File: flow/run.sh
#!/bin/bash
# the make line also repeats each setting of config.mk as NAME=value (left out here)
make -C /OpenROAD-flow-scripts/flow DESIGN_CONFIG=/design/flow/config.mk WORK_HOME=/design/flow/orfs CLKGATE_MAP_FILE= finish
File: flow/config.mk
export PLATFORM = sky130hd
export DESIGN_NAME = riscv_pipe
export DESIGN_NICKNAME = riscv_pipe
export VERILOG_FILES = /design/flow/design.v
export SDC_FILE = /design/flow/constraint.sdc
export NUM_CORES = 4
export LEC_CHECK = 0
export ABC_AREA = 1
export CAP_MARGIN = 25
export CORE_MARGIN = 5
export CORE_UTILIZATION = 46
export CTS_CLUSTER_DIAMETER = 191
export CTS_CLUSTER_SIZE = 33
export GPL_TIMING_DRIVEN = 0
export MAX_ROUTING_LAYER = met5
export PLACE_DENSITY = 0.37
export SETUP_SLACK_MARGIN = 0.01
export SLEW_MARGIN = 15
File: flow/constraint.sdc
create_clock -name core_clock -period 7.32 [get_ports {CLK}]
set_input_delay 1.4640 -clock core_clock [delete_from_list [all_inputs] [get_ports {CLK}]]
set_output_delay 1.4640 -clock core_clock [all_outputs]
set_load 0.01 [all_outputs]
File: flow/design.v
module riscv_pipe (
	input  wire        CLK,
	input  wire        RSTn,
	output wire [11:0] I_MEM_ADDR,
	input  wire [31:0] I_MEM_DI,
	output wire [11:0] D_MEM_ADDR,
	output wire [31:0] D_MEM_DOUT,
	input  wire [31:0] D_MEM_DI,
	output wire        D_MEM_WEN,
	output wire        RF_WE,
	output wire [4:0]  RF_WA,
	output wire [31:0] RF_WD,
	output wire        HALT
);
	wire [4:0]  ra1, ra2;
	wire [31:0] rd1, rd2;
	RISCV_TOP core (
		.CLK         (CLK),
		.RSTn        (RSTn),
		.I_MEM_CSN   (),
		.I_MEM_DI    (I_MEM_DI),
		.I_MEM_ADDR  (I_MEM_ADDR),
		.D_MEM_CSN   (),
		.D_MEM_DI    (D_MEM_DI),
		.D_MEM_DOUT  (D_MEM_DOUT),
		.D_MEM_ADDR  (D_MEM_ADDR),
		.D_MEM_WEN   (D_MEM_WEN),
		.D_MEM_BE    (),
		.RF_WE       (RF_WE),
		.RF_RA1      (ra1),
		.RF_RA2      (ra2),
		.RF_WA1      (RF_WA),
		.RF_RD1      (rd1),
		.RF_RD2      (rd2),
		.RF_WD       (RF_WD),
		.HALT        (HALT),
		.OUTPUT_PORT ()
	);
	REG_FILE #(
		.DWIDTH (32),
		.MDEPTH (32),
		.AWIDTH (5)
	) rf (
		.CLK  (CLK),
		.WE   (RF_WE),
		.RSTn (RSTn),
		.RA1  (ra1),
		.RA2  (ra2),
		.WA   (RF_WA),
		.WD   (RF_WD),
		.RD1  (rd1),
		.RD2  (rd2)
	);
endmodule
module RISCV_TOP (
	input wire CLK,
	input wire RSTn,
	output wire I_MEM_CSN,
	input wire [31:0] I_MEM_DI, 
	output reg [11:0] I_MEM_ADDR, 
	output wire D_MEM_CSN,
	input wire [31:0] D_MEM_DI,
	output wire [31:0] D_MEM_DOUT,
	output wire [11:0] D_MEM_ADDR, 
	output wire D_MEM_WEN,
	output wire [3:0] D_MEM_BE,
	output wire RF_WE,
	output wire [4:0] RF_RA1,
	output wire [4:0] RF_RA2,
	output wire [4:0] RF_WA1,
	input wire [31:0] RF_RD1,
	input wire [31:0] RF_RD2,
	output wire [31:0] RF_WD,
	output wire HALT,                    
	output wire [31:0] OUTPUT_PORT       
	);
	assign OUTPUT_PORT = RF_WD;
	reg [11:0] pc;
	reg [11:0] pc1;
	reg [11:0] pc2;
	wire [11:0] Added_pc;
	reg [11:0] Added_pc1;
	reg [11:0] Added_pc2;
	reg [31:0] Added_pc3;
	reg [11:0] nxt_pc;
	reg [31:0] inst;	
	reg [4:0] rd1;
	reg [4:0] rd2;
	reg [4:0] rd3;
	reg [31:0] immed;
	reg [11:0] immed1;	
	reg [31:0] A;
	reg [31:0] B;
	reg [31:0] rt1;
	reg [31:0] rt2;
	reg [31:0] result;
	reg [31:0] ALUOut;
	reg [31:0] preMEMOut;
	reg [31:0] MEMOut;
	reg [1:0] PCSrc;
	reg RegWrite1;
	reg RegWrite2;
	reg RegWrite; 
	reg [2:0] ASrc;
	reg [2:0] BSrc;
	reg [1:0] rtSrc;
	reg [3:0] ALUOP;
	reg [1:0] MEMOutSrc1;
	reg [1:0] MEMOutSrc;
	reg JAL;
	reg JAL1;
	reg JALR;
	reg JALR1;
	reg Branch;
	reg MEMWrite1;
	reg MEMWrite;
	reg LW;
	reg Stall;
	reg Finish;
	reg NOP1;
	reg NOP2;
	reg NOP3;
	reg NOP;
	assign HALT = ((inst == 32'h00008067) && (Finish == 1'b1))? 1'b1 : 1'b0;
	always @(posedge CLK) begin
		if (RSTn == 1'b0) pc <= 12'b0;
		else if (Stall == 1'b1) pc <= pc;
		else pc <= nxt_pc;
	end
	always @(posedge CLK) begin
		if (Stall == 1'b1) pc1 <= pc1;
		else pc1 <= pc;
	end
	always @(posedge CLK) begin
		pc2 <= pc1;
	end
	always @(posedge CLK) begin
		immed1 <= immed[11:0];
	end
	assign Added_pc = pc + 4;
	always @(posedge CLK) begin
		if (Stall == 1'b1) Added_pc1 <= Added_pc1;
		else Added_pc1 <= Added_pc;
	end
	always @(posedge CLK) begin
		Added_pc2 <= Added_pc1;
	end
	always @(posedge CLK) begin
		Added_pc3 <= {{21{Added_pc2[11]}},Added_pc2[10:0]};
	end
	always @(*) begin
		if ((JAL1 == 1'b1) || ((Branch == 1'b1) && (result[0] == 1'b1))) PCSrc = 2'b01;
		else if (JALR1 == 1'b1) PCSrc = 2'b10;
		else PCSrc = 2'b00;
	end
	always @(*) begin
		case (PCSrc)
			2'b01: nxt_pc = pc2 + immed1;
			2'b10: nxt_pc = result[11:0];
			default: nxt_pc = Added_pc;
		endcase
	end
	always @(*) I_MEM_ADDR = pc;
	assign I_MEM_CSN = ~RSTn;
	always @(posedge CLK) begin
		if (RSTn == 1'b0) begin
			inst <= 32'h00000013;
			NOP1 <= 1'b1;
		end
		else if ((JAL == 1'b1) || (JALR == 1'b1) || (JAL1 == 1'b1) || (JALR1 == 1'b1) || ((Branch == 1'b1) && (result[0] == 1'b1))) begin
			inst <= 32'h00000013;
			NOP1 <= 1'b1;
		end
		else if (Stall == 1'b1) begin
			inst <= inst;
			NOP1 <= NOP1;
		end
		else begin
			inst <= I_MEM_DI;
			NOP1 <= 1'b0;
		end
	end
	assign RF_RA1 = inst[19:15];
	assign RF_RA2 = inst[24:20];
	always @(posedge CLK) begin
		rd1 <= inst[11:7];
	end
	always @(posedge CLK) begin
		rd2 <= rd1;
	end
	always @(posedge CLK) begin
		rd3 <= rd2;
	end
	assign RF_WA1 = rd3;
	assign RF_WD = MEMOut;
	always @(*) begin
		if (((inst[6:0] == 7'b0010011) && (inst[14:12] != 3'b101) && (inst[14:12] != 3'b001)) || (inst[6:0] == 7'b0000011) || (inst[6:0] == 7'b1100111)) 
			immed = {{21{inst[31]}},inst[30:20]};
		else if (inst[6:0] == 7'b1100011) 
			immed = {{20{inst[31]}},inst[7],inst[30:25],inst[11:8],1'b0};
		else if (inst[6:0] == 7'b0100011) 
			immed = {{21{inst[31]}},inst[30:25],inst[11:8],inst[7]};
		else if (inst[6:0] == 7'b1101111) 
			immed = {{12{inst[31]}},inst[19:12],inst[20],inst[30:21],1'b0};
		else if ((inst[6:0] == 7'b0010011) && ((inst[14:12] == 3'b101) || (inst[14:12] == 3'b001))) 
			immed = {{28{inst[24]}},inst[23:20]};
		else 
			immed = {32{1'b0}};
	end
	assign RF_WE = RegWrite;
	always @(posedge CLK) begin
		if (RSTn == 1'b0) RegWrite2 <= 1'b0;
		else RegWrite2 <= RegWrite1;
	end
	always @(posedge CLK) begin
		if (RSTn == 1'b0) RegWrite <= 1'b0;
		else RegWrite <= RegWrite2;
	end
	always @(posedge CLK) begin
		if (RSTn == 1'b0) RegWrite1 <= 1'b0;
		else if ((inst[6:0] == 7'b1100011) || (inst[6:0] == 7'b0100011) || ((Branch == 1'b1) && (result[0] == 1'b1)) || (Stall == 1'b1)) RegWrite1 <= 1'b0;
		else RegWrite1 <= 1'b1;
	end
	always @(*) begin
		if (inst[6:0] == 7'b1100111) JALR = 1'b1;
		else JALR = 1'b0;
	end
	always @(posedge CLK) begin
		if ((RSTn == 1'b0) || ((Branch == 1'b1) && (result[0] == 1'b1)) || (Stall == 1'b1)) JALR1 <=1'b0;
		else JALR1 <= JALR;
	end
	always @(*) begin
		if (inst[6:0] == 7'b1101111) JAL = 1'b1;
		else JAL = 1'b0;
	end
	always @(posedge CLK) begin
		if ((RSTn == 1'b0) || ((Branch == 1'b1) && (result[0] == 1'b1)) || (Stall == 1'b1)) JAL1 <=1'b0;
		else JAL1 <= JAL;
	end
	always @(posedge CLK) begin
		if ((RSTn == 1'b1) && (inst[6:0] == 7'b1100011) && ((Branch == 1'b0) || (result[0] == 1'b0)) && (Stall == 1'b0)) Branch <= 1'b1;
		else Branch <= 1'b0;
	end
	always @(posedge CLK) begin
		if ((RSTn == 1'b1) && (inst[6:0] == 7'b0000011) && ((Branch == 1'b0) || (result[0] == 1'b0)) && (Stall == 1'b0)) LW <= 1'b1;
		else LW <= 1'b0;
	end
	always @(posedge CLK) begin
		if ((RSTn == 1'b1) && (inst == 32'h00c00093) && ((Branch == 1'b0) || (result[0] == 1'b0)) && (Stall == 1'b0)) Finish <= 1'b1;
		else Finish <= 1'b0;
	end
	always @(posedge CLK) begin
		if ((RSTn == 1'b0) || ((Branch == 1'b1) && (result[0] == 1'b1)) || (Stall == 1'b1)) NOP2 <= 1'b1;
		else NOP2 <= NOP1;
	end
	always @(posedge CLK) begin
		NOP3 <= NOP2;
	end
	always @(posedge CLK) begin
		NOP <= NOP3;
	end
	always @(*) begin
		if ((RegWrite1 == 1'b1) && (inst[19:15] == rd1) && (inst[19:15] != 5'b00000) && (inst[6:0] != 7'b1101111) && (LW == 1'b1)) Stall = 1'b1;
		else if ((RegWrite1 == 1'b1) && (inst[24:20] == rd1) && (inst[24:20] != 5'b00000) && ((inst[6:0] == 7'b0100011) || (inst[6:0] == 7'b0110011) || (inst[6:0] == 7'b1100011)) && (LW == 1'b1)) Stall = 1'b1;
		else Stall = 1'b0;
	end
	always @(*) begin
		if ((RegWrite1 == 1'b1) && (inst[19:15] == rd1) && (inst[19:15] != 5'b00000) && (inst[6:0] != 7'b1101111) && (JAL1 != 1'b1) && (JALR1 != 1'b1)) ASrc = 3'b001;
		else if ((RegWrite2 == 1'b1) && (inst[19:15] == rd2) && (inst[19:15] != 5'b00000) && (inst[6:0] != 7'b1101111)) ASrc = 3'b010;
		else if ((RegWrite == 1'b1) && (inst[19:15] == rd3) && (inst[19:15] != 5'b00000) && (inst[6:0] != 7'b1101111)) ASrc = 3'b011;
		else if((RegWrite1 == 1'b1) && (inst[19:15] == rd1) && (inst[19:15] != 5'b00000) && (inst[6:0] != 7'b1101111) && ((JAL1 == 1'b1) || (JALR1 == 1'b1))) ASrc = 3'b100;
		else ASrc = 3'b000;
	end
	always @(*) begin
		if ((RegWrite1 == 1'b1) && (inst[24:20] == rd1) && (inst[24:20] != 5'b00000) && ((inst[6:0] == 7'b0110011) || (inst[6:0] == 7'b1100011)) && (JAL1 != 1'b1) && (JALR1 != 1'b1)) BSrc = 3'b010;
		else if ((RegWrite2 == 1'b1) && (inst[24:20] == rd2) && (inst[24:20] != 5'b00000) && ((inst[6:0] == 7'b0110011) || (inst[6:0] == 7'b1100011))) BSrc = 3'b011;
		else if ((RegWrite == 1'b1) && (inst[24:20] == rd3) && (inst[24:20] != 5'b00000) && ((inst[6:0] == 7'b0110011) || (inst[6:0] == 7'b1100011))) BSrc = 3'b100;
		else if ((RegWrite1 == 1'b1) && (inst[24:20] == rd1) && (inst[24:20] != 5'b00000) && ((inst[6:0] == 7'b0110011) || (inst[6:0] == 7'b1100011)) && ((JAL1 == 1'b1) || (JALR1 == 1'b1))) BSrc = 3'b101;
		else if ((inst[6:0] == 7'b0110011) || (inst[6:0] == 7'b1100011)) BSrc = 3'b000;
		else BSrc = 3'b001;	
	end
	always @(*) begin
		if ((RegWrite1 == 1'b1) && (inst[24:20] == rd1) && (inst[24:20] != 5'b00000)) rtSrc = 2'b01;
		else if ((RegWrite2 == 1'b1) && (inst[24:20] == rd2) && (inst[24:20] != 5'b00000)) rtSrc = 2'b10;
		else if ((RegWrite == 1'b1) && (inst[24:20] == rd3) && (inst[24:20] != 5'b00000)) rtSrc = 2'b11;
		else rtSrc = 2'b00;	
	end
	always @(posedge CLK) begin
		case (ASrc)
			3'b000: A <= RF_RD1;		
			3'b001: A <= result;
			3'b010: A <= preMEMOut;
			3'b011: A <= MEMOut;
			default: A <= Added_pc2;
		endcase
	end
	always @(posedge CLK) begin
		case (BSrc)
			3'b000: B <= RF_RD2;	
			3'b001: B <= immed;		
			3'b010: B <= result;
			3'b011: B <= preMEMOut;
			3'b100: B <= MEMOut;
			default: B <= Added_pc2;
		endcase
	end
	always @(posedge CLK) begin
		case (rtSrc)
			2'b00: rt1 <= RF_RD2;		
			2'b01: rt1 <= result;
			2'b10: rt1 <= preMEMOut;
			default: rt1 <= MEMOut;
		endcase
	end
	always @(posedge CLK) begin
		rt2 <= rt1;
	end
	always @(posedge CLK) begin
		if ((inst[6:0] == 7'b1101111) || (inst[6:0] == 7'b0000011) || (inst[6:0] == 7'b0100011) || ((inst[6:0] == 7'b0110011) && (inst[14:12] == 3'b000) && (inst[30] == 1'b0)) || ((inst[6:0] == 7'b0010011) && (inst[14:12] == 3'b000)))              
			ALUOP <= 4'b0000;
		else if ((inst[6:0] == 7'b0110011) && (inst[14:12] == 3'b000)  && (inst[30] == 1'b1))
			ALUOP <= 4'b0001;
		else if (((inst[6:0] == 7'b0110011) && (inst[14:12] == 3'b111)) || ((inst[6:0] == 7'b0010011) && (inst[14:12] == 3'b111))) 
			ALUOP <= 4'b0010;
		else if (((inst[6:0] == 7'b0110011) && (inst[14:12] == 3'b110)) || ((inst[6:0] == 7'b0010011) && (inst[14:12] == 3'b110))) 
			ALUOP <= 4'b0011;
		else if (((inst[6:0] == 7'b0110011) && (inst[14:12] == 3'b100)) || ((inst[6:0] == 7'b0010011) && (inst[14:12] == 3'b100))) 
			ALUOP <= 4'b0100;
		else if (((inst[6:0] == 7'b0110011) && (inst[14:12] == 3'b010)) || ((inst[6:0] == 7'b0010011) && (inst[14:12] == 3'b010)) || ((inst[6:0] == 7'b1100011) && (inst[14:12] == 3'b100))) 
			ALUOP <= 4'b0101;
		else if (((inst[6:0] == 7'b0110011) && (inst[14:12] == 3'b011)) || ((inst[6:0] == 7'b0010011) && (inst[14:12] == 3'b011)) || ((inst[6:0] == 7'b1100011) && (inst[14:12] == 3'b110))) 
			ALUOP <= 4'b0110;
		else if (((inst[6:0] == 7'b0110011) && (inst[14:12] == 3'b101) && (inst[30] == 1'b1)) || ((inst[6:0] == 7'b0010011) && (inst[14:12] == 3'b101) && (inst[30] == 1'b1)))              
			ALUOP <= 4'b0111;
		else if (((inst[6:0] == 7'b0110011) && (inst[14:12] == 3'b101) && (inst[30] == 1'b0)) || ((inst[6:0] == 7'b0010011) && (inst[14:12] == 3'b101) && (inst[30] == 1'b0)))              
			ALUOP <= 4'b1000;
		else if (((inst[6:0] == 7'b0110011) && (inst[14:12] == 3'b001)) || ((inst[6:0] == 7'b0010011) && (inst[14:12] == 3'b001)))              
			ALUOP <= 4'b1001;
		else if ((inst[6:0] == 7'b1100011) && (inst[14:12] == 3'b000)) 
			ALUOP <= 4'b1010;
		else if ((inst[6:0] == 7'b1100011) && (inst[14:12] == 3'b001)) 
			ALUOP <= 4'b1011;
		else if ((inst[6:0] == 7'b1100011) && (inst[14:12] == 3'b101)) 
			ALUOP <= 4'b1100;
		else if ((inst[6:0] == 7'b1100011) && (inst[14:12] == 3'b111)) 
			ALUOP <= 4'b1101;
		else if (inst[6:0] == 7'b1100111)
			ALUOP <= 4'b1110;
		else 
			ALUOP <= 4'b1111;
	end
	always @(*) begin
		case (ALUOP)
			4'b0000 : result = A + B;
			4'b0001 : result = A - B;
			4'b0010 : result = A & B;
			4'b0011 : result = A | B;
			4'b0100 : result = A ^ B;
			4'b0101 : result = $signed(A) < $signed(B);
			4'b0110 : result = A < B;
			4'b0111 : result = $signed(A) >>> B[4:0];
			4'b1000 : result = A >> B[4:0];
			4'b1001 : result = A << B[4:0];
			4'b1010 : result = A == B;
			4'b1011 : result = A != B;
			4'b1100 : result = $signed(A) >= $signed(B);
			4'b1101 : result = A >= B;
			4'b1110 : result = (A + B) & 32'hfffffffe;
			default : result = 0;
		endcase
	end
	always @(posedge CLK) begin
		ALUOut <= result;
	end
	assign D_MEM_ADDR = ALUOut[11:0];
	assign D_MEM_DOUT = rt2;
	assign D_MEM_CSN = ~RSTn;
	assign D_MEM_WEN = ~MEMWrite;
	assign D_MEM_BE = 4'b1111;
	always @(posedge CLK) begin
		if ((RSTn == 1'b1) && (inst[6:0] == 7'b0100011) && ((Branch == 1'b0) || (result[0] == 1'b0)) && (Stall == 1'b0)) MEMWrite1 <= 1'b1;
		else MEMWrite1 <= 1'b0;
	end
	always @(posedge CLK) begin
		if (RSTn == 1'b0) MEMWrite <= 1'b0;
		else MEMWrite <= MEMWrite1;
	end
	always @(posedge CLK)begin
		if ((inst[6:0] == 7'b1101111) || (inst[6:0] == 7'b1100111)) MEMOutSrc1 <= 2'b10;
		else if (inst[6:0] == 7'b0000011) MEMOutSrc1 <= 2'b01;
		else MEMOutSrc1 <= 2'b00;
	end 
	always @(posedge CLK) begin
		MEMOutSrc <= MEMOutSrc1;
	end
	always @(*) begin
		case (MEMOutSrc)
			2'b00: preMEMOut = ALUOut;		
			2'b01: preMEMOut = D_MEM_DI;
			default: preMEMOut = Added_pc3;
		endcase
	end
	always @(posedge CLK) begin
		MEMOut <= preMEMOut;
	end
endmodule 
module REG_FILE #(
	parameter DWIDTH = 32,
	parameter MDEPTH = 32,
	parameter AWIDTH = 5
)  (
	input wire CLK,
	input wire WE,
	input wire RSTn,
	input wire [AWIDTH-1:0] RA1, RA2, WA,
	input wire [DWIDTH-1:0] WD,
	output wire [DWIDTH-1:0] RD1, RD2
);
	reg [DWIDTH-1:0] RF [MDEPTH-1:0];
	assign RD1 = RF[RA1];
	assign RD2 = RF[RA2];
	always @(posedge CLK)
	begin
		if (~RSTn)
    		begin
			RF[0] <= 32'b0;
			RF[2] <= 32'hF00;
			RF[3] <= 32'h100;
			RF[1] <= 32'b0;
			RF[4] <= 32'b0;
			RF[5] <= 32'b0;
			RF[6] <= 32'b0;
			RF[7] <= 32'b0;
			RF[8] <= 32'b0;
			RF[9] <= 32'b0;
			RF[10] <= 32'b0;
			RF[11] <= 32'b0;
			RF[12] <= 32'b0;
			RF[13] <= 32'b0;
			RF[14] <= 32'b0;
			RF[15] <= 32'b0;
			RF[16] <= 32'b0;
			RF[17] <= 32'b0;
			RF[18] <= 32'b0;
			RF[19] <= 32'b0;
			RF[20] <= 32'b0;
			RF[21] <= 32'b0;
			RF[22] <= 32'b0;
			RF[23] <= 32'b0;
			RF[24] <= 32'b0;
			RF[25] <= 32'b0;
			RF[26] <= 32'b0;
			RF[27] <= 32'b0;
			RF[28] <= 32'b0;
			RF[29] <= 32'b0;
			RF[30] <= 32'b0;
			RF[31] <= 32'b0;
		end
		else if(WE && (WA != {AWIDTH{1'b0}}))
		begin
        		RF[WA] <= WD;
    		end
	end
endmodule
==> results of run 1 <==
stage by stage:
step	hold WS, ns	util [%]	setup TNS, ns
floorplan	0.310	-	0
global placement	0.311	48.8	-16.23
detailed placement	0.312	50.6	0
CTS	0.334	51.4	0
per-layer routing:
metal | GRT usage (%) | GRT overflow
met2 | 88.0 | 22
met5 | 45.0 | 0
met1 | 75.9 | 4
met3 | 64.4 | 5
met4 | 72.7 | 30
==> out/summary.txt, run 1 <==
Result of the run: stopped before the end
Stage where the flow stopped: global routing (5_1_grt)
First error message: [ERROR GRT-0116] Global routing finished with congestion. Check the congestion regions in the DRC Viewer.
Quantity of I/O buffers inserted on ports: 161
Area post-placement: 84300 um^2
Synth Area in Simple Gates: 18.9%
Largest family of logic cells by area: AND-OR/OR-AND gates
Remaining global-route overflow: 61
Resized cells post-CTS: 0
Global placer's final weighted congestion: 1.33
Hold-fix buffers, CTS: 0
Clock Tree Buf Depth: 3
Seq share, synth: 49.6%
Placement Rows: 150
Num ports: 162
Adder-cell share of the synthesized area: 1.85%
Syn_area_per_cell: 8.06 um^2
Number of setup buffers added after CTS: 0
Post-Synth AOI/OAI Area: 20.9%
Placed instance count: 12.1k
Fraction of post-synthesis cell area in the top cell type by area: 40.8%
Synth top cells by count: sky130_fd_sc_hd__nor2_1 (1374), sky130_fd_sc_hd__nand2_1 (1343), sky130_fd_sc_hd__o21ai_0 (1284)
FP Util: 46.1%
Total routing resource utilization after global routing: 75.5%
Library cells used by synthesis: 70
Number of enable flip-flop cells: 1046
Area enclosed by the die boundary: 175000 um^2
Placeable core region: 167000 um^2
Hpwl dp: 440 mm
Mux frac, synth: 0.104%
Yosys warnings: 2
Clock root buffer: sky130_fd_sc_hd__clkbuf_16
Number of cells in the yosys synthesis report: 9541
Flip-flop cell with the highest count after synthesis: sky130_fd_sc_hd__edfxtp_1
Total number of H-tree levels: 2
Cell count after synthesis: 9541
Vert. Die Dim: 419 um
Post-synthesis async set-or-reset flop share: 0%
Xor/xnor share: 0.364%
Number of clock buffers inserted by TritonCTS: 48
Synth top area cells: sky130_fd_sc_hd__edfxtp_1 (41%), sky130_fd_sc_hd__dfxtp_1 (8.7%), sky130_fd_sc_hd__o21ai_0 (8.4%)
X dimension of the die: 419 um
Synthesis area per yosys: 76900 um^2
Synth top cell by count: sky130_fd_sc_hd__nor2_1
CTS sink cnt: 1382
Post-synthesis instance area: 76900 um^2
Synthesized registers: 1382
Post-placement setup slack: 1.23 ns
Synth area leader: sky130_fd_sc_hd__edfxtp_1
==> run 2, diff against run 1 <==
ABC_AREA = unset   (was 1)
CAP_MARGIN = 5   (was 25)
CORE_MARGIN = 2   (was 5)
CORE_UTILIZATION = 66   (was 46)
CTS_CLUSTER_DIAMETER = 131   (was 191)
CTS_CLUSTER_SIZE = unset   (was 33)
GPL_TIMING_DRIVEN = unset   (was 0)
MAX_ROUTING_LAYER = unset   (was met5)
PLACE_DENSITY = unset   (was 0.37)
SETUP_SLACK_MARGIN = unset   (was 0.01)
SLEW_MARGIN = 20   (was 15)
clock period = 3.37 ns   (was 7.32 ns; I/O delays follow)
==> run 2 against run 1 <==
The layout now fails its checks (setup timing). Synthesized cell count decreased by 39%. Synthesized area decreased by 0.85%. Die size decreased by 33%.
==> out/summary.txt, run 2 <==
Result of the run: finished with violations
Layout violations: setup timing
Critical path launch point: core.A[0]
Final std cell area, no fill: 92100 um^2
Reported max-cap violation count: 0
Iteration-0 DRC Markers: 12.4k
Cell type of the slowest stage on the worst timing path: sky130_fd_sc_hd__o31a_1
Initial antenna violation count: 42
Via count: 63.5k
Startpoint of the tightest hold check path: RSTn
Layout-stage area growth over the synthesis result: 20.8%
Power density over the cells: 531 nW/um^2
Kind of critical path: register to register
R2R depth: 16
Seq share, synth: 50.0%
Area post-placement: 85200 um^2
Placed instance count: 7713
Clock-pin transition on the worst setup and hold timing paths: 0.06 ns
Final hold violation count: 0
Post-Synth AOI/OAI Area: 8.11%
Total number of cells along the worst setup path: 16
Share of total power consumed by net switching: 31.4%
Comb pwr share: 24.4%
Critical path's top delay family: AND-OR/OR-AND gates
Total count of max-transition violations in the final report: 0
Synth top cell by count: sky130_fd_sc_hd__edfxtp_1
VDD IR max: 0.701 mV
Final-layout setup total negative slack: -10.43 ns
Mux frac, synth: 22.5%
Worst-Margin Slew: 1.30 ns
Adder-cell share of the synthesized area: 1.87%
Post-synthesis instance area: 76300 um^2
Flop area: 38200 um^2
Setup-violating endpoint count in the final report: 86
Clock Tree Buf Depth: 3
CTS sink cnt: 1382
FP Util: 66.6%
Total combinational power: 12000 uW
Flip-flop cell with the highest count after synthesis: sky130_fd_sc_hd__edfxtp_1
Clk. pwr: 16700 uW
Critical path, cell by cell: inv_2 > ha_4 > inv_2 > fa_2 > nor2b_4 > o21ai_4 > and4bb_2 > o21bai_4 > o31a_1 > a21oi_2 > mux4_2 > a211oi_2 > buf_4 > nand3_4 > buf_12 > a21oi_2
Largest family of logic cells by area: multiplexers
Number of clock buffers inserted by TritonCTS: 147
# DRC: 0
Normalized max-slew margin: 12.4%
Cell count after synthesis: 5829
Cell internal power dissipation: 33600 uW
Power in sequential cells: 20300 uW
Yosys warnings: 2
Final routed wirelength across all metal layers: 322 mm
Clk Latency, worst-skew pair: 0.84 ns
Count of non-filler cells in the finished layout: 8092
Library cells used by synthesis: 100
Total number of H-tree levels: 4
Number of iterations in the first detailed-routing pass: 13
Placement Rows: 124
Num ports: 162
Hpwl dp: 198 mm
Sequential group share of total power: 41.5%
Clock root buffer: sky130_fd_sc_hd__clkbuf_16
Quantity of I/O buffers inserted on ports: 161
Synth top area cells: sky130_fd_sc_hd__edfxtp_1 (41%), sky130_fd_sc_hd__mux4_2 (20%), sky130_fd_sc_hd__dfxtp_1 (8.8%)
Final worst clock skew: 0.0657 ns
Hold Worst Slack: 0.300 ns
Source of the worst register-to-register timing path: core.A[0]
Total routing resource utilization after global routing: 52.8%
Synth top cells by count: sky130_fd_sc_hd__edfxtp_1 (1046), sky130_fd_sc_hd__and2_1 (999), sky130_fd_sc_hd__mux4_2 (688)
Arrival @ worst endpoint: 4.30 ns
Post-layout util: 80.4%
Clock tree from TritonCTS: done
Number of cells in the yosys synthesis report: 5829
Synthesis area per yosys: 76300 um^2
X dimension of the die: 344 um
HP Class: primary input to register
Post-detailed-route via-to-cell ratio: 7.85
Number of routed nets with antenna violations: 0
Global-route wire length before repair: 436 mm
Data required time at the worst endpoint: 4.09 ns
RSZ-0062 raised after global routing: yes
Net switching power: 15300 uW
Remaining global-route overflow: 0
Area enclosed by the die boundary: 118000 um^2
Worst Path Buf+Inv: 4
Routed wire per std cell: 39.8 um
Number of enable flip-flop cells: 1046
Final critical-path share of the clock period: 106%
Startpoint types: register
Number of OpenROAD warnings: 102
Endpoint of the worst hold path: core.pc[11]
Final nets: 6599
Syn_area_per_cell: 13.1 um^2
Placeable core region: 115000 um^2
Area occupied by multi-input gates: 37500 um^2
Vert. Die Dim: 344 um
CP Capture Type: register
Global placer's final weighted congestion: 1.03
Xor/xnor share: 0.597%
Pwr top: sequential cells
Pin count of the biggest net entering global routing: 59
Highest fanout seen on the critical path: 11
Part of the power in the clock network: 34.1%
Filler cell count in the final layout: 5920
Fmax: 0.279 GHz
Synth Area in Simple Gates: 13.2%
Final worst slack: -0.209 ns
Hold Path Stages: 2
Synth area leader: sky130_fd_sc_hd__edfxtp_1
Synthesized registers: 1382
Post-synthesis async set-or-reset flop share: 0%
Number of global-route vias before repair: 61.8k
Fraction of post-synthesis cell area in the top cell type by area: 41.2%
Total leakage power: 0.0342 uW
Final critical-path required period: 3.58 ns
Largest stage delay, worst path: 0.39 ns
Worst reg-to-reg setup slack: -0.21 ns
[run 2: per-stage QoR]
| stage | total power [uW] | setup slack, ns |
|---|---|---|
| CTS | 47500 | -0.131 |
| floorplan | 25700 | -0.687 |
| detailed placement | 31000 | -0.465 |
| global placement | 30800 | -0.422 |
| finish | 48900 | -0.209 |
| global route | 49600 | -0.277 |
[run 2: area by class of cell]
| cell class | instances | area share [%] |
|---|---|---|
| flip-flops and latches | 1382 | 41.5 |
| multi-input cells | 3777 | 40.7 |
| repair buffers | 984 | 9.84 |
| clock buffers | 190 | 4.33 |
| well taps | 1512 | 2.05 |
| clock inverters | 78 | 0.977 |
| inverters | 129 | 0.548 |
| diodes | 40 | 0.109 |
[run 2: timing repair]
item,in CTS,in global routing
gates resized,111,131
buffers inserted,26,38
hold buffers,0,0
endpoints found under the setup margin,136,134
hold endpoints to repair,0,0
gates cloned,2,5
pin swaps,66,63
[run 2: metal layers]
| metal | vias up | share of wire [%] | global-route usage [%] |
|---|---|---|---|
| met1 | 30000 | 29 | 61.1 |
| met2 | 7377 | 43 | 76.9 |
| met3 | 2612 | 17 | 23.3 |
| met4 | 41 | 11 | 42.0 |
| li1 | 23400 | - | - |
| met5 | - | 0.15 | 0.160 |
==> run 3, diff against run 2 <==
CAP_MARGIN = 20   (was 5)
CORE_UTILIZATION = 57   (was 66)
CTS_CLUSTER_DIAMETER = unset   (was 131)
==> run 3 against run 2 <==
The layout still fails its checks (setup timing). Hold slack worse by 0.057 ns. Critical path depth grew 2. Power increased by 0.33%. Largest cell class unchanged. Design area up 0.97%. Clock-buffer cell count shrank 6. Synthesized cell count unchanged.
==> out/summary.txt, run 3 <==
Result of the run: finished with violations
Layout violations: setup timing
Met2 demand-to-capacity share in global routing: 69.1%
Normalized max-slew margin: 27.4%
Largest family of logic cells by area: multiplexers
Synth top area cells: sky130_fd_sc_hd__edfxtp_1 (41%), sky130_fd_sc_hd__mux4_2 (20%), sky130_fd_sc_hd__dfxtp_1 (8.8%)
Syn_area_per_cell: 13.1 um^2
Placement Rows: 134
X dimension of the die: 370 um
Hold-fix buffers, CTS: 0
Global placer's final weighted congestion: 1.02
Initial antenna violation count: 36
Routed wire per std cell: 37.3 um
Num ports: 162
Cell type of the slowest stage on the worst timing path: sky130_fd_sc_hd__mux4_2
Clock root buffer: sky130_fd_sc_hd__clkbuf_16
Number of clock buffers inserted by TritonCTS: 147
Startpoint types: register
Reported max-cap violation count: 0
Post-Synth AOI/OAI Area: 8.11%
Final nets: 6660
Final-layout setup total negative slack: -9.63 ns
# DRC: 0
Power density over the cells: 528 nW/um^2
Total power of the final layout: 49100 uW
Post-synthesis async set-or-reset flop share: 0%
Pin count of the biggest net entering global routing: 58
Clock Tree Buf Depth: 3
Synth area leader: sky130_fd_sc_hd__edfxtp_1
Setup-violating endpoint count in the final report: 77
Final routed wirelength across all metal layers: 313 mm
Hpwl dp: 215 mm
Flip-flop cell with the highest count after synthesis: sky130_fd_sc_hd__edfxtp_1
Quantity of I/O buffers inserted on ports: 161
Flop area: 38200 um^2
Worst reg-to-reg setup slack: -0.29 ns
Sequential group share of total power: 40.9%
Number of enable flip-flop cells: 1046
Largest stage delay, worst path: 0.37 ns
Critical path launch point: core.A[0]
Area enclosed by the die boundary: 137000 um^2
Fraction of post-synthesis cell area in the top cell type by area: 41.2%
Clk Latency, worst-skew pair: 0.80 ns
Seq share, synth: 50.0%
Library cells used by synthesis: 100
Critical path's top delay family: AND-OR/OR-AND gates
Synthesis area per yosys: 76300 um^2
Placeable core region: 133000 um^2
Fmax: 0.273 GHz
Startpoint of the tightest hold check path: RSTn
CTS sink cnt: 1382
CP Capture Type: register
FP Util: 57.3%
Number of OpenROAD warnings: 97
Clock-pin transition on the worst setup and hold timing paths: 0.06 ns
Total routing resource utilization after global routing: 45.7%
Filler cell count in the final layout: 9212
Source of the worst register-to-register timing path: core.A[0]
Mux frac, synth: 22.5%
Final worst clock skew: 0.0436 ns
Synth top cell by count: sky130_fd_sc_hd__edfxtp_1
Cell internal power dissipation: 33700 uW
Remaining global-route overflow: 0
Layout-stage area growth over the synthesis result: 21.9%
Clock tree from TritonCTS: done
Post-synthesis instance area: 76300 um^2
Post-placement setup slack: -0.587 ns
Final critical-path required period: 3.66 ns
Synthesized registers: 1382
Capture point of the critical path: core.B[0]
Final worst slack: -0.290 ns
Kind of critical path: register to register
Met1 usage in global routing: 56.2%
Yosys warnings: 2
Number of global-route vias before repair: 57.4k
Xor/xnor share: 0.597%
Synth top cells by count: sky130_fd_sc_hd__edfxtp_1 (1046), sky130_fd_sc_hd__and2_1 (999), sky130_fd_sc_hd__mux4_2 (688)
Total number of H-tree levels: 4
Worst Path Buf+Inv: 6
Iteration-0 DRC Markers: 8971
Synth Area in Simple Gates: 13.2%
Number of cells in the yosys synthesis report: 5829
Net switching power: 15300 uW
Final critical-path share of the clock period: 109%
Total number of cells along the worst setup path: 18
Part of the power in the clock network: 33.8%
HP Class: primary input to register
Total combinational power: 12400 uW
R2R depth: 18
Total leakage power: 0.0346 uW
Share of total power consumed by net switching: 31.2%
Destination of the worst register-to-register timing path: core.B[0]
Post-detailed-route via-to-cell ratio: 7.05
Final hold violation count: 0
Grt met3 use: 14.3%
Worst-Margin Slew: 1.08 ns
Data required time at the worst endpoint: 3.97 ns
Highest fanout seen on the critical path: 3
RSZ-0062 raised after global routing: yes
Power in sequential cells: 20000 uW
Number of iterations in the first detailed-routing pass: 9
Pwr top: sequential cells
Total count of max-transition violations in the final report: 0
Global-route wire length before repair: 434 mm
Arrival @ worst endpoint: 4.26 ns
Comb pwr share: 25.3%
Adder-cell share of the synthesized area: 1.87%
Area occupied by multi-input gates: 37500 um^2
Cell count after synthesis: 5829
Number of routed nets with antenna violations: 0
Endpoint of the worst hold path: core.RegWrite
Hold Worst Slack: 0.243 ns
Critical path, cell by cell: inv_2 > ha_4 > inv_2 > fa_2 > nor2b_4 > o21ai_4 > and4bb_2 > o21bai_4 > o31a_1 > a21oi_2 > buf_4 > mux4_2 > buf_12 > buf_4 > buf_6 > nor2_4 > nor2_1 > o22a_2
VDD IR max: 0.617 mV
Clk. pwr: 16600 uW
Hold Path Stages: 2
Via count: 59.1k
Most utilized layer in the global route result: met2
Vert. Die Dim: 370 um
-- run 3: routing by layer --
| metal | part of all wire (%) | vias up |
|---|---|---|
| li1 | - | 23500 |
| met1 | 33 | 29300 |
| met2 | 45 | 4866 |
| met3 | 13 | 1317 |
| met4 | 8.8 | 24 |
| met5 | 0.059 | - |
-- run 3: layout make-up --
class / instances / share of cell area (%)
sequential: 1382 / 41.1
timing repair buffer: 1045 / 10.5
inverter: 129 / 0.538
clock buffer: 184 / 4.29
antenna: 14 / 0.0377
tap: 1768 / 2.38
clock inverter: 83 / 0.932
multi-input combinational: 3777 / 40.3
-- run 3: through the flow --
step	area, um^2	util (%)	std cells
after floorplan	77000	-	5860
after global placement	86500	65.0	8063
after detailed placement	86500	65.0	8063
after CTS	92100	69.2	8349
after global routing	93000	69.8	8368
final	93000	69.9	8382
-- run 3: timing repair --
| action | CTS | global route |
|---|---|---|
| setup buffers | 17 | 19 |
| endpoints found under the setup margin | 136 | 143 |
| hold endpoints to repair | 0 | 0 |
| cloned | 2 | 5 |
| gates resized | 113 | 137 |
| pin swaps | 35 | 71 |
==> run 4, diff against run 3 <==
ABC_AREA = 1   (was unset)
CAP_MARGIN = 40   (was 20)
CELL_PAD_IN_SITES_DETAIL_PLACEMENT = 1   (was unset)
CELL_PAD_IN_SITES_GLOBAL_PLACEMENT = 3   (was unset)
CORE_ASPECT_RATIO = 0.95   (was unset)
CORE_UTILIZATION = 22   (was 57)
GPL_ROUTABILITY_DRIVEN = 0   (was unset)
HOLD_SLACK_MARGIN = 0.04   (was unset)
SETUP_SLACK_MARGIN = 0.17   (was unset)
clock period = 6.5 ns   (was 3.37 ns; I/O delays follow)
==> run 4 against run 3 <==
The run now finishes clean. Clock skew is 0.017 ns higher. Sequential cell count did not move. Power decreased by 48%. Hold slack better by 0.080 ns. Combinational power down 58%. Via count increased by 24%. Critical path depth is 14 lower. Core utilization fell by 44 points. Largest cell class unchanged. Synthesized cell count is 64% higher. Synthesized area is 0.85% higher. Critical path type is now register to output port.
==> out/summary.txt, run 4 <==
Num ports: 162
FP Util: 22.1%
Final hold violation count: 0
Largest stage delay, worst path: 0.71 ns
VDD IR max: 0.183 mV
Synth top area cells: sky130_fd_sc_hd__edfxtp_1 (41%), sky130_fd_sc_hd__dfxtp_1 (8.7%), sky130_fd_sc_hd__o21ai_0 (8.4%)
Remaining global-route overflow: 0
# DRC: 0
Clock Tree Buf Depth: 4
Iteration-0 DRC Markers: 6637
Power in sequential cells: 10400 uW
Vert. Die Dim: 580 um
Initial antenna violation count: 19
Total leakage power: 0.0331 uW
Adder-cell share of the synthesized area: 1.85%
Global-route wire length before repair: 612 mm
Hpwl dp: 300 mm
Hold-fix buffers, CTS: 0
Number of enable flip-flop cells: 1046
Final routed wirelength across all metal layers: 441 mm
Yosys warnings: 2
RSZ-0062 raised after global routing: no
Clk Latency, worst-skew pair: 0.87 ns
Destination of the worst register-to-register timing path: core.A[27]
Synth area leader: sky130_fd_sc_hd__edfxtp_1
Worst Path Buf+Inv: 1
Worst reg-to-reg setup slack: 1.74 ns
Flop area: 38200 um^2
Largest family of logic cells by area: AND-OR/OR-AND gates
Final critical-path share of the clock period: 76.2%
Count of non-filler cells in the finished layout: 14.2k
Xor/xnor share: 0.364%
Startpoint types: register
Cell internal power dissipation: 17000 uW
CP Capture Type: output port
Reported max-cap violation count: 0
Synthesized registers: 1382
Post-Synth AOI/OAI Area: 20.9%
Result of the run: finished clean
Library cells used by synthesis: 70
Part of the power in the clock network: 39.3%
Total number of H-tree levels: 4
Net switching power: 8640 uW
Final critical-path required period: 4.95 ns
Synth top cell by count: sky130_fd_sc_hd__nor2_1
HP Class: register to register
Placement Rows: 211
Post-synthesis async set-or-reset flop share: 0%
Final std cell area, no fill: 90200 um^2
Pin count of the biggest net entering global routing: 170
Flip-flop cell with the highest count after synthesis: sky130_fd_sc_hd__edfxtp_1
Kind of critical path: register to output port
Synth Area in Simple Gates: 18.9%
Worst-Margin Slew: 1.01 ns
Synthesis area per yosys: 76900 um^2
Normalized max-slew margin: 32.7%
Resized cells post-CTS: 0
Startpoint of the tightest hold check path: core.rt1[16]
Fraction of post-synthesis cell area in the top cell type by area: 40.8%
Number of global-route vias before repair: 73.9k
Number of clock buffers inserted by TritonCTS: 183
Capture point of the critical path: HALT
Total power of the final layout: 25600 uW
Synth top cells by count: sky130_fd_sc_hd__nor2_1 (1374), sky130_fd_sc_hd__nand2_1 (1343), sky130_fd_sc_hd__o21ai_0 (1284)
Mux frac, synth: 0.104%
Total number of cells along the worst setup path: 4
Number of cells in the yosys synthesis report: 9541
Number of setup buffers added after CTS: 0
Post-detailed-route via-to-cell ratio: 5.17
Area occupied by multi-input gates: 32800 um^2
Placeable core region: 348000 um^2
Clock root buffer: sky130_fd_sc_hd__clkbuf_16
Seq share, synth: 49.6%
Pwr top: sequential cells
Final-layout setup total negative slack: 0 ns
Clk. pwr: 10000 uW
Clock tree from TritonCTS: done
Power density over the cells: 284 nW/um^2
Total routing resource utilization after global routing: 24.3%
Arrival @ worst endpoint: 3.65 ns
Fmax: 0.202 GHz
X dimension of the die: 611 um
Cell count after synthesis: 9541
Filler cell count in the final layout: 40.8k
Sequential group share of total power: 40.6%
Critical path launch point: core.inst[12]
Share of total power consumed by net switching: 33.7%
Total count of max-transition violations in the final report: 0
Syn_area_per_cell: 8.06 um^2
Source of the worst register-to-register timing path: core.inst[18]
Comb pwr share: 20.2%
Layout-stage area growth over the synthesis result: 17.3%
Number of routed nets with antenna violations: 0
Final worst clock skew: 0.0603 ns
Clock-pin transition on the worst setup and hold timing paths: 0.06 ns
Area enclosed by the die boundary: 354000 um^2
Cell type of the slowest stage on the worst timing path: sky130_fd_sc_hd__nor3_1
Setup-violating endpoint count in the final report: 0
Critical path, cell by cell: nor3_1 > nand4_1 > nor4_1 > clkdlybuf4s50_1
Quantity of I/O buffers inserted on ports: 161
Critical path's top delay family: simple AND/OR/NAND/NOR gates
Placed instance count: 13.8k
CTS sink cnt: 1382
Final nets: 9613
Number of OpenROAD warnings: 112
Area post-placement: 84500 um^2
Highest fanout seen on the critical path: 5
Post-synthesis instance area: 76900 um^2
Hold Path Stages: 0
Routed wire per std cell: 31.2 um
Total combinational power: 5170 uW
Endpoint of the worst hold path: core.rt2[16]
R2R depth: 12
Number of iterations in the first detailed-routing pass: 5
Data required time at the worst endpoint: 5.20 ns
Via count: 73.1k
-- run 4: per-stage QoR --
step | worst slack, ns | hold WS, ns | util [%]
final | 1.55 | 0.323 | 25.9
after global routing | 1.41 | 0.332 | 25.9
after CTS | 1.37 | 0.326 | 25.9
after detailed placement | 1.73 | 0.315 | 24.3
after global placement | 1.61 | 0.315 | 24.0
after floorplan | 3.20 | 0.310 | -
-- run 4: per-layer routing --
| metal | vias to the layer above | track usage [%] | wire, um |
|---|---|---|---|
| li1 | 32600 | - | - |
| met1 | 38000 | 35.0 | 212000 |
| met2 | 2065 | 38.5 | 197000 |
| met3 | 447 | 2.44 | 20200 |
| met4 | 6 | 6.33 | 12200 |
| met5 | - | 0 | 34 |
-- run 4: area by class of cell --
type,count,area share [%]
Multi-Input combinational cell,6569,36.4
Antenna cell,4,0.0111
Clock inverter,80,0.748
Sequential cell,1382,42.3
Timing Repair Buffer,472,5.17
Inverter,827,3.49
Tap cell,4579,6.35
Clock buffer,241,5.55
==> run 5, diff against run 4 <==
CAP_MARGIN = 20   (was 40)
CORE_ASPECT_RATIO = 0.5   (was 0.95)
CORE_UTILIZATION = 47   (was 22)
CTS_CLUSTER_DIAMETER = 271   (was unset)
CTS_CLUSTER_SIZE = 98   (was unset)
GPL_ROUTABILITY_DRIVEN = unset   (was 0)
HOLD_SLACK_MARGIN = unset   (was 0.04)
PLACE_DENSITY = 0.4   (was unset)
SETUP_SLACK_MARGIN = unset   (was 0.17)
TNS_END_PERCENT = 35   (was unset)
==> run 5 against run 4 <==
The run now fails in global placement without I/O (3_1_place_gp_skip_io). Synthesized area stayed put. Die size is 53% lower. Synthesized cell count stayed put.
==> out/summary.txt, run 5 <==
Post-synthesis instance area: 76900 um^2
Mux frac, synth: 0.104%
Syn_area_per_cell: 8.06 um^2
Library cells used by synthesis: 70
Largest family of logic cells by area: AND-OR/OR-AND gates
Adder-cell share of the synthesized area: 1.85%
Synth top area cells: sky130_fd_sc_hd__edfxtp_1 (41%), sky130_fd_sc_hd__dfxtp_1 (8.7%), sky130_fd_sc_hd__o21ai_0 (8.4%)
Stage where the flow stopped: global placement without I/O (3_1_place_gp_skip_io)
Synth area leader: sky130_fd_sc_hd__edfxtp_1
Post-Synth AOI/OAI Area: 20.9%
Seq share, synth: 49.6%
Yosys warnings: 2
Post-synthesis async set-or-reset flop share: 0%
First error message: [ERROR GPL-0301] Utilization 107.512 % exceeds 100%.
Number of enable flip-flop cells: 1046
Area enclosed by the die boundary: 167000 um^2
Synthesis area per yosys: 76900 um^2
Synth Area in Simple Gates: 18.9%
Xor/xnor share: 0.364%
Synth top cells by count: sky130_fd_sc_hd__nor2_1 (1374), sky130_fd_sc_hd__nand2_1 (1343), sky130_fd_sc_hd__o21ai_0 (1284)
X dimension of the die: 576 um
Flip-flop cell with the highest count after synthesis: sky130_fd_sc_hd__edfxtp_1
Result of the run: stopped before the end
Fraction of post-synthesis cell area in the top cell type by area: 40.8%
Number of cells in the yosys synthesis report: 9541
Synth top cell by count: sky130_fd_sc_hd__nor2_1
Synthesized registers: 1382
Vert. Die Dim: 290 um
FP Util: 47.6%
Placeable core region: 162000 um^2
Placement Rows: 104
Cell count after synthesis: 9541
==> run 6, diff against run 5 <==
CELL_PAD_IN_SITES_DETAIL_PLACEMENT = 2   (was 1)
CELL_PAD_IN_SITES_GLOBAL_PLACEMENT = unset   (was 3)
CORE_ASPECT_RATIO = unset   (was 0.5)
CORE_UTILIZATION = 27   (was 47)
CTS_CLUSTER_DIAMETER = unset   (was 271)
CTS_CLUSTER_SIZE = unset   (was 98)
GPL_ROUTABILITY_DRIVEN = 0   (was unset)
MAX_ROUTING_LAYER = met4   (was unset)
MIN_ROUTING_LAYER = met2   (was unset)
PLACE_DENSITY = unset   (was 0.4)
TNS_END_PERCENT = unset   (was 35)
clock period = 8.31 ns   (was 6.5 ns; I/O delays follow)
==> run 6 against run 5 <==
Synthesized area is the same. Die size up 73%. Synthesized cell count unchanged. The run fails in global routing (5_1_grt).
==> out/summary.txt, run 6 <==
Post-synthesis async set-or-reset flop share: 0%
Synth Area in Simple Gates: 18.9%
Yosys warnings: 2
Adder-cell share of the synthesized area: 1.85%
Largest family of logic cells by area: AND-OR/OR-AND gates
Clock Tree Buf Depth: 3
Stage where the flow stopped: global routing (5_1_grt)
Number of enable flip-flop cells: 1046
Resized cells post-CTS: 0
Library cells used by synthesis: 70
Cell count after synthesis: 9541
Hpwl dp: 309 mm
Fraction of post-synthesis cell area in the top cell type by area: 40.8%
Post-placement setup slack: 2.85 ns
Result of the run: stopped before the end
CTS sink cnt: 1382
Post-synthesis instance area: 76900 um^2
Synth area leader: sky130_fd_sc_hd__edfxtp_1
Synthesis area per yosys: 76900 um^2
Synth top area cells: sky130_fd_sc_hd__edfxtp_1 (41%), sky130_fd_sc_hd__dfxtp_1 (8.7%), sky130_fd_sc_hd__o21ai_0 (8.4%)
Remaining global-route overflow: 2172
First error message: [ERROR GRT-0116] Global routing finished with congestion. Check the congestion regions in the DRC Viewer.
Total routing resource utilization after global routing: 68.5%
Seq share, synth: 49.6%
Mux frac, synth: 0.104%
Hold-fix buffers, CTS: 0
Clock root buffer: sky130_fd_sc_hd__clkbuf_16
Placement Rows: 195
Quantity of I/O buffers inserted on ports: 161
Placeable core region: 283000 um^2
Number of clock buffers inserted by TritonCTS: 148
Total number of H-tree levels: 4
X dimension of the die: 538 um
Num ports: 162
Syn_area_per_cell: 8.06 um^2
Synth top cells by count: sky130_fd_sc_hd__nor2_1 (1374), sky130_fd_sc_hd__nand2_1 (1343), sky130_fd_sc_hd__o21ai_0 (1284)
Xor/xnor share: 0.364%
Synth top cell by count: sky130_fd_sc_hd__nor2_1
Number of setup buffers added after CTS: 0
Flip-flop cell with the highest count after synthesis: sky130_fd_sc_hd__edfxtp_1
Post-Synth AOI/OAI Area: 20.9%
Vert. Die Dim: 538 um
FP Util: 27.2%
Synthesized registers: 1382
Area enclosed by the die boundary: 289000 um^2
Number of cells in the yosys synthesis report: 9541
[run 6: routing by layer]
metal	overflow	track usage [%]
met3	1134	74.0
met4	456	57.3
met5	-	-
met1	-	-
met2	582	69.4
[run 6: stage by stage]
| step | utilization (%) | std cells | instance area, um^2 | hold slack (ns) |
|---|---|---|---|---|
| 2_1_floorplan | - | 9572 | 77000 | 0.310 |
| 3_5_place_dp | 28.9 | 12800 | 81700 | 0.315 |
| 3_3_place_gp | 28.9 | 12800 | 81700 | 0.311 |
| 4_1_cts | 30.6 | 13100 | 86600 | 0.330 |
==> run 7, diff against run 6 <==
ABC_AREA = unset   (was 1)
CAP_MARGIN = 5   (was 20)
CELL_PAD_IN_SITES_DETAIL_PLACEMENT = unset   (was 2)
CORE_UTILIZATION = 70   (was 27)
CTS_CLUSTER_SIZE = 41   (was unset)
GPL_ROUTABILITY_DRIVEN = unset   (was 0)
HOLD_SLACK_MARGIN = -0.08   (was unset)
MAX_ROUTING_LAYER = unset   (was met4)
MIN_ROUTING_LAYER = unset   (was met2)
SETUP_SLACK_MARGIN = 1.0   (was unset)
clock period = 3.96 ns   (was 8.31 ns; I/O delays follow)
==> run 7 against run 6 <==
The run again fails in global routing (5_1_grt). Synthesized area fell by 0.85%. Synthesized cell count fell by 39%. Die size fell by 61%.
==> out/summary.txt, run 7 <==
Result of the run: stopped before the end
Stage where the flow stopped: global routing (5_1_grt)
Num ports: 162
Area post-placement: 82200 um^2
Synthesized registers: 1382
Synthesis area per yosys: 76300 um^2
Mux frac, synth: 22.5%
Synth Area in Simple Gates: 13.2%
Hpwl dp: 189 mm
Synth top cells by count: sky130_fd_sc_hd__edfxtp_1 (1046), sky130_fd_sc_hd__and2_1 (999), sky130_fd_sc_hd__mux4_2 (688)
Cell count after synthesis: 5829
Largest family of logic cells by area: multiplexers
Post-synthesis instance area: 76300 um^2
Number of cells in the yosys synthesis report: 5829
Synth area leader: sky130_fd_sc_hd__edfxtp_1
Number of enable flip-flop cells: 1046
CTS sink cnt: 1382
Area enclosed by the die boundary: 112000 um^2
Post-Synth AOI/OAI Area: 8.11%
Synth top cell by count: sky130_fd_sc_hd__edfxtp_1
Yosys warnings: 2
Hold-fix buffers, CTS: 0
Clock root buffer: sky130_fd_sc_hd__clkbuf_16
Placement Rows: 121
Global placer's final weighted congestion: 1.07
Adder-cell share of the synthesized area: 1.87%
Number of clock buffers inserted by TritonCTS: 143
Library cells used by synthesis: 100
Xor/xnor share: 0.597%
Synth top area cells: sky130_fd_sc_hd__edfxtp_1 (41%), sky130_fd_sc_hd__mux4_2 (20%), sky130_fd_sc_hd__dfxtp_1 (8.8%)
Syn_area_per_cell: 13.1 um^2
Clock Tree Buf Depth: 3
Total number of H-tree levels: 4
Fraction of post-synthesis cell area in the top cell type by area: 41.2%
FP Util: 70.3%
Quantity of I/O buffers inserted on ports: 161
Flip-flop cell with the highest count after synthesis: sky130_fd_sc_hd__edfxtp_1
Seq share, synth: 50.0%
Vert. Die Dim: 334 um
Post-synthesis async set-or-reset flop share: 0%
Placeable core region: 108000 um^2
X dimension of the die: 334 um
run 7: timing repair:
item                                    in CTS
gates cloned                                10
pin swaps                                   56
hold endpoints to repair                     0
setup buffers                               54
endpoints found under the setup margin     219
resized                                    139
run 7: per-stage QoR:
stage / setup slack (ns) / std cells
after floorplan: 0.294 / 5860
after global placement: 0.155 / 7291
after detailed placement: 0.0679 / 7292
after CTS: 0.472 / 7614
==> run 8, diff against run 7 <==
CORE_UTILIZATION = 68   (was 70)
CTS_CLUSTER_DIAMETER = 355   (was unset)
CTS_CLUSTER_SIZE = unset   (was 41)
SETUP_SLACK_MARGIN = -0.29   (was 1.0)
clock period = 3.01 ns   (was 3.96 ns; I/O delays follow)
==> run 8 against run 7 <==
The run again fails in global routing (5_1_grt). Die size is 2.9% higher. Synthesized cell count stayed put. Synthesized area stayed put.
==> out/summary.txt, run 8 <==
Post-Synth AOI/OAI Area: 8.11%
Library cells used by synthesis: 100
Synth top area cells: sky130_fd_sc_hd__edfxtp_1 (41%), sky130_fd_sc_hd__mux4_2 (20%), sky130_fd_sc_hd__dfxtp_1 (8.8%)
Largest family of logic cells by area: multiplexers
Num ports: 162
Yosys warnings: 2
Post-synthesis async set-or-reset flop share: 0%
Post-synthesis instance area: 76300 um^2
Cell count after synthesis: 5829
Vert. Die Dim: 339 um
Number of clock buffers inserted by TritonCTS: 142
Total number of H-tree levels: 4
Result of the run: stopped before the end
Global placer's final weighted congestion: 1.06
Synth Area in Simple Gates: 13.2%
Synthesis area per yosys: 76300 um^2
Area enclosed by the die boundary: 115000 um^2
Synth top cell by count: sky130_fd_sc_hd__edfxtp_1
FP Util: 68.7%
X dimension of the die: 339 um
CTS sink cnt: 1382
Hold-fix buffers, CTS: 0
Placed instance count: 7863
Synthesized registers: 1382
Post-placement setup slack: -0.764 ns
Placeable core region: 111000 um^2
Hpwl dp: 206 mm
Xor/xnor share: 0.597%
Flip-flop cell with the highest count after synthesis: sky130_fd_sc_hd__edfxtp_1
Synth area leader: sky130_fd_sc_hd__edfxtp_1
Clock Tree Buf Depth: 3
Adder-cell share of the synthesized area: 1.87%
Clock root buffer: sky130_fd_sc_hd__clkbuf_16
Mux frac, synth: 22.5%
Number of enable flip-flop cells: 1046
Quantity of I/O buffers inserted on ports: 161
Seq share, synth: 50.0%
Number of cells in the yosys synthesis report: 5829
Synth top cells by count: sky130_fd_sc_hd__edfxtp_1 (1046), sky130_fd_sc_hd__and2_1 (999), sky130_fd_sc_hd__mux4_2 (688)
Fraction of post-synthesis cell area in the top cell type by area: 41.2%
Syn_area_per_cell: 13.1 um^2
Placement Rows: 122
Stage where the flow stopped: global routing (5_1_grt)
## run 8: per-stage QoR
stage	instance area (um^2)	util [%]
2_1_floorplan	77000	-
3_3_place_gp	86500	77.9
3_5_place_dp	86700	78.2
4_1_cts	91900	82.8
## run 8: timing repair
action,in CTS
gates resized,104
endpoints found under the setup margin,128
buffers inserted,30
gates cloned,1
pin swaps,59
==> run 9, diff against run 8 <==
ABC_AREA = 1   (was unset)
CAP_MARGIN = 25   (was 5)
CELL_PAD_IN_SITES_GLOBAL_PLACEMENT = 1   (was unset)
CORE_ASPECT_RATIO = 0.81   (was unset)
CORE_MARGIN = 5   (was 2)
CORE_UTILIZATION = 46   (was 68)
CTS_CLUSTER_DIAMETER = 191   (was 355)
CTS_CLUSTER_SIZE = 33   (was unset)
GPL_TIMING_DRIVEN = 0   (was unset)
HOLD_SLACK_MARGIN = unset   (was -0.08)
MAX_ROUTING_LAYER = met5   (was unset)
MIN_ROUTING_LAYER = met2   (was unset)
PLACE_DENSITY = 0.37   (was unset)
SETUP_SLACK_MARGIN = 0.01   (was -0.29)
TNS_END_PERCENT = 95   (was unset)
clock period = 7.15 ns   (was 3.01 ns; I/O delays follow)
==> run 9 against run 8 <==
The flow again stops in global routing (5_1_grt). Synthesized cell count increased by 64%. Synthesized area increased by 0.85%. Die size increased by 53%.
==> out/summary.txt, run 9 <==
Adder-cell share of the synthesized area: 1.85%
Post-synthesis instance area: 76900 um^2
First error message: [ERROR GRT-0116] Global routing finished with congestion. Check the congestion regions in the DRC Viewer.
Yosys warnings: 2
Quantity of I/O buffers inserted on ports: 161
X dimension of the die: 464 um
Placement Rows: 135
Number of setup buffers added after CTS: 0
Synthesized registers: 1382
Seq share, synth: 49.6%
Synth Area in Simple Gates: 18.9%
Total routing resource utilization after global routing: 113%
Flip-flop cell with the highest count after synthesis: sky130_fd_sc_hd__edfxtp_1
Post-placement setup slack: 1.41 ns
Resized cells post-CTS: 0
Result of the run: stopped before the end
Clock root buffer: sky130_fd_sc_hd__clkbuf_16
Synthesis area per yosys: 76900 um^2
Hpwl dp: 431 mm
Placeable core region: 167000 um^2
Area post-placement: 84100 um^2
Remaining global-route overflow: 19.7k
FP Util: 46.1%
Post-Synth AOI/OAI Area: 20.9%
Number of cells in the yosys synthesis report: 9541
Vert. Die Dim: 378 um
Number of enable flip-flop cells: 1046
Synth area leader: sky130_fd_sc_hd__edfxtp_1
Num ports: 162
Syn_area_per_cell: 8.06 um^2
Synth top area cells: sky130_fd_sc_hd__edfxtp_1 (41%), sky130_fd_sc_hd__dfxtp_1 (8.7%), sky130_fd_sc_hd__o21ai_0 (8.4%)
Global placer's final weighted congestion: 1.88
Total number of H-tree levels: 2
Largest family of logic cells by area: AND-OR/OR-AND gates
CTS sink cnt: 1382
Post-synthesis async set-or-reset flop share: 0%
Area enclosed by the die boundary: 176000 um^2
Fraction of post-synthesis cell area in the top cell type by area: 40.8%
Stage where the flow stopped: global routing (5_1_grt)
Mux frac, synth: 0.104%
Number of clock buffers inserted by TritonCTS: 48
Xor/xnor share: 0.364%
Clock Tree Buf Depth: 3
Hold-fix buffers, CTS: 0
Synth top cells by count: sky130_fd_sc_hd__nor2_1 (1374), sky130_fd_sc_hd__nand2_1 (1343), sky130_fd_sc_hd__o21ai_0 (1284)
Synth top cell by count: sky130_fd_sc_hd__nor2_1
Library cells used by synthesis: 70
Cell count after synthesis: 9541
## run 9: stage by stage
stage               utilization, %  power [uW]  cells  hold slack (ns)
floorplan                        -       11700   9572            0.310
global placement              48.8       14600  11900            0.314
detailed placement            50.4       14800  12000            0.312
CTS                           51.2       18500  12100            0.339
## run 9: per-layer routing
layer	global-route usage, %	GRT overflow
met5	108	730
met2	102	3851
met3	145	13800
met1	-	-
met4	85.7	1301
==> run 10, diff against run 9 <==
ABC_AREA = unset   (was 1)
CAP_MARGIN = 20   (was 25)
CELL_PAD_IN_SITES_GLOBAL_PLACEMENT = unset   (was 1)
CORE_ASPECT_RATIO = unset   (was 0.81)
CORE_MARGIN = 2   (was 5)
CORE_UTILIZATION = 66   (was 46)
CTS_CLUSTER_DIAMETER = 100   (was 191)
CTS_CLUSTER_SIZE = unset   (was 33)
GPL_TIMING_DRIVEN = unset   (was 0)
MAX_ROUTING_LAYER = unset   (was met5)
MIN_ROUTING_LAYER = unset   (was met2)
PLACE_DENSITY = unset   (was 0.37)
SETUP_SLACK_MARGIN = -0.25   (was 0.01)
TNS_END_PERCENT = unset   (was 95)
clock period = 3.37 ns   (was 7.15 ns; I/O delays follow)
==> run 10 against run 9 <==
Synthesized area shrank 0.85%. The layout now fails its checks (setup timing). Synthesized cell count shrank 39%. Die size shrank 33%.
==> out/summary.txt, run 10 <==
Post-synthesis async set-or-reset flop share: 0%
Quantity of I/O buffers inserted on ports: 161
Synth top cell by count: sky130_fd_sc_hd__edfxtp_1
Final worst clock skew: 0.0502 ns
Placeable core region: 115000 um^2
Number of enable flip-flop cells: 1046
Clock-pin transition on the worst setup and hold timing paths: 0.06 ns
Total number of cells along the worst setup path: 15
Largest family of logic cells by area: multiplexers
Number of OpenROAD warnings: 97
Arrival @ worst endpoint: 4.25 ns
Largest stage delay, worst path: 0.48 ns
Highest fanout seen on the critical path: 18
Final hold violation count: 0
Result of the run: finished with violations
Clock tree from TritonCTS: done
Remaining global-route overflow: 0
X dimension of the die: 344 um
Hold-fix buffers, CTS: 0
Worst Path Buf+Inv: 9
Synth top area cells: sky130_fd_sc_hd__edfxtp_1 (41%), sky130_fd_sc_hd__mux4_2 (20%), sky130_fd_sc_hd__dfxtp_1 (8.8%)
Source of the worst register-to-register timing path: core.B[0]
Total combinational power: 11200 uW
Post-Synth AOI/OAI Area: 8.11%
Synth area leader: sky130_fd_sc_hd__edfxtp_1
Hpwl dp: 192 mm
RSZ-0062 raised after global routing: yes
Fmax: 0.274 GHz
Pwr top: sequential cells
R2R depth: 15
FP Util: 66.6%
Final-layout setup total negative slack: -15.89 ns
Most used cell, CP: sky130_fd_sc_hd__buf_4
Total leakage power: 0.0337 uW
Mux frac, synth: 22.5%
Synthesis area per yosys: 76300 um^2
Part of the power in the clock network: 34.5%
Startpoint types: register
Destination of the worst register-to-register timing path: core.A[10]
Final routed wirelength across all metal layers: 300 mm
Iteration-0 DRC Markers: 10.7k
Clock Tree Buf Depth: 3
# DRC: 0
Endpoint of the worst hold path: core.MEMOutSrc[1]
Adder-cell share of the synthesized area: 1.87%
Net switching power: 14600 uW
Total number of H-tree levels: 4
Fraction of post-synthesis cell area in the top cell type by area: 41.2%
Number of routed nets with antenna violations: 0
Worst-Margin Slew: 1.36 ns
Comb pwr share: 23.4%
Synthesized registers: 1382
Setup-violating endpoint count in the final report: 117
Power density over the cells: 530 nW/um^2
VDD IR max: 0.534 mV
Clock root buffer: sky130_fd_sc_hd__clkbuf_16
Library cells used by synthesis: 100
Global placer's final weighted congestion: 1.03
Final critical-path share of the clock period: 108%
Number of iterations in the first detailed-routing pass: 9
Data required time at the worst endpoint: 3.97 ns
Num ports: 162
Syn_area_per_cell: 13.1 um^2
Cell count after synthesis: 5829
Number of global-route vias before repair: 60.5k
Routed wire per std cell: 37.4 um
Via count: 61.2k
Final worst slack: -0.282 ns
Global-route wire length before repair: 423 mm
Pin count of the biggest net entering global routing: 58
Number of clock buffers inserted by TritonCTS: 145
Hold Path Stages: 0
Placement Rows: 124
Sequential group share of total power: 42.2%
Worst reg-to-reg setup slack: -0.28 ns
Area enclosed by the die boundary: 118000 um^2
Layout violations: setup timing
Critical path's top delay family: buffers and inverters
Share of total power consumed by net switching: 30.4%
Power in sequential cells: 20200 uW
Cell type of the slowest stage on the worst timing path: sky130_fd_sc_hd__mux4_2
Clk Latency, worst-skew pair: 0.81 ns
Vert. Die Dim: 344 um
Final nets: 6539
Critical path, cell by cell: buf_6 > buf_12 > inv_1 > buf_12 > buf_12 > buf_4 > mux4_2 > o21ai_0 > nor3_1 > buf_4 > nand2_1 > buf_4 > buf_4 > nand2_1 > a31oi_1
CP Capture Type: register
Total routing resource utilization after global routing: 50.9%
Reported max-cap violation count: 0
Kind of critical path: register to register
Post-synthesis instance area: 76300 um^2
Cell internal power dissipation: 33400 uW
Initial antenna violation count: 32
Normalized max-slew margin: 8.85%
Layout-stage area growth over the synthesis result: 18.7%
HP Class: register to register
Xor/xnor share: 0.597%
Synth Area in Simple Gates: 13.2%
Post-detailed-route via-to-cell ratio: 7.64
Yosys warnings: 2
Critical path launch point: core.B[0]
Flip-flop cell with the highest count after synthesis: sky130_fd_sc_hd__edfxtp_1
Capture point of the critical path: core.A[10]
Seq share, synth: 50.0%
Startpoint of the tightest hold check path: core.MEMOutSrc1[1]
Total power of the final layout: 48000 uW
CTS sink cnt: 1382
Clk. pwr: 16500 uW
Number of cells in the yosys synthesis report: 5829
Synth top cells by count: sky130_fd_sc_hd__edfxtp_1 (1046), sky130_fd_sc_hd__and2_1 (999), sky130_fd_sc_hd__mux4_2 (688)
Total count of max-transition violations in the final report: 0
Final critical-path required period: 3.65 ns
[run 10: final cells by class]
class / count / area, um^2
antenna: 22 / 55.1
clock buffer: 203 / 4110
clock inverter: 61 / 734
fill: 6284 / 24000
inverter: 129 / 500
multi-input combinational: 3777 / 36600
sequential: 1382 / 38200
tap: 1512 / 1890
timing repair buffer: 926 / 8470
[run 10: stage by stage]
stage                     worst slack [ns]  utilization, %  cells  instance area [um^2]  hold slack, ns
after floorplan                     -0.687               -   5860                 76600           0.310
after global placement              -0.438            74.2   7712                 85000           0.311
after detailed placement            -0.547            74.2   7712                 85000           0.312
after CTS                           -0.300            78.6   7983                 90000           0.326
after global routing                -0.371            79.0   7996                 90500           0.332
final                               -0.282            79.1   8012                 90500           0.326
[run 10: layer usage]
layer  GRT usage (%)  share of wire (%)
met1            61.4                 31
met2            75.2                 44
met3            18.6                 16
met4            38.6                9.5
met5               0              0.062
[run 10: repair_timing]
action                                  CTS  global route
gates resized                            31            72
endpoints found under the setup margin   82            95
cloned                                    1             4
buffers inserted                          7             5
pin swaps                                10            28
Power is estimated from default activity; no workload was simulated.
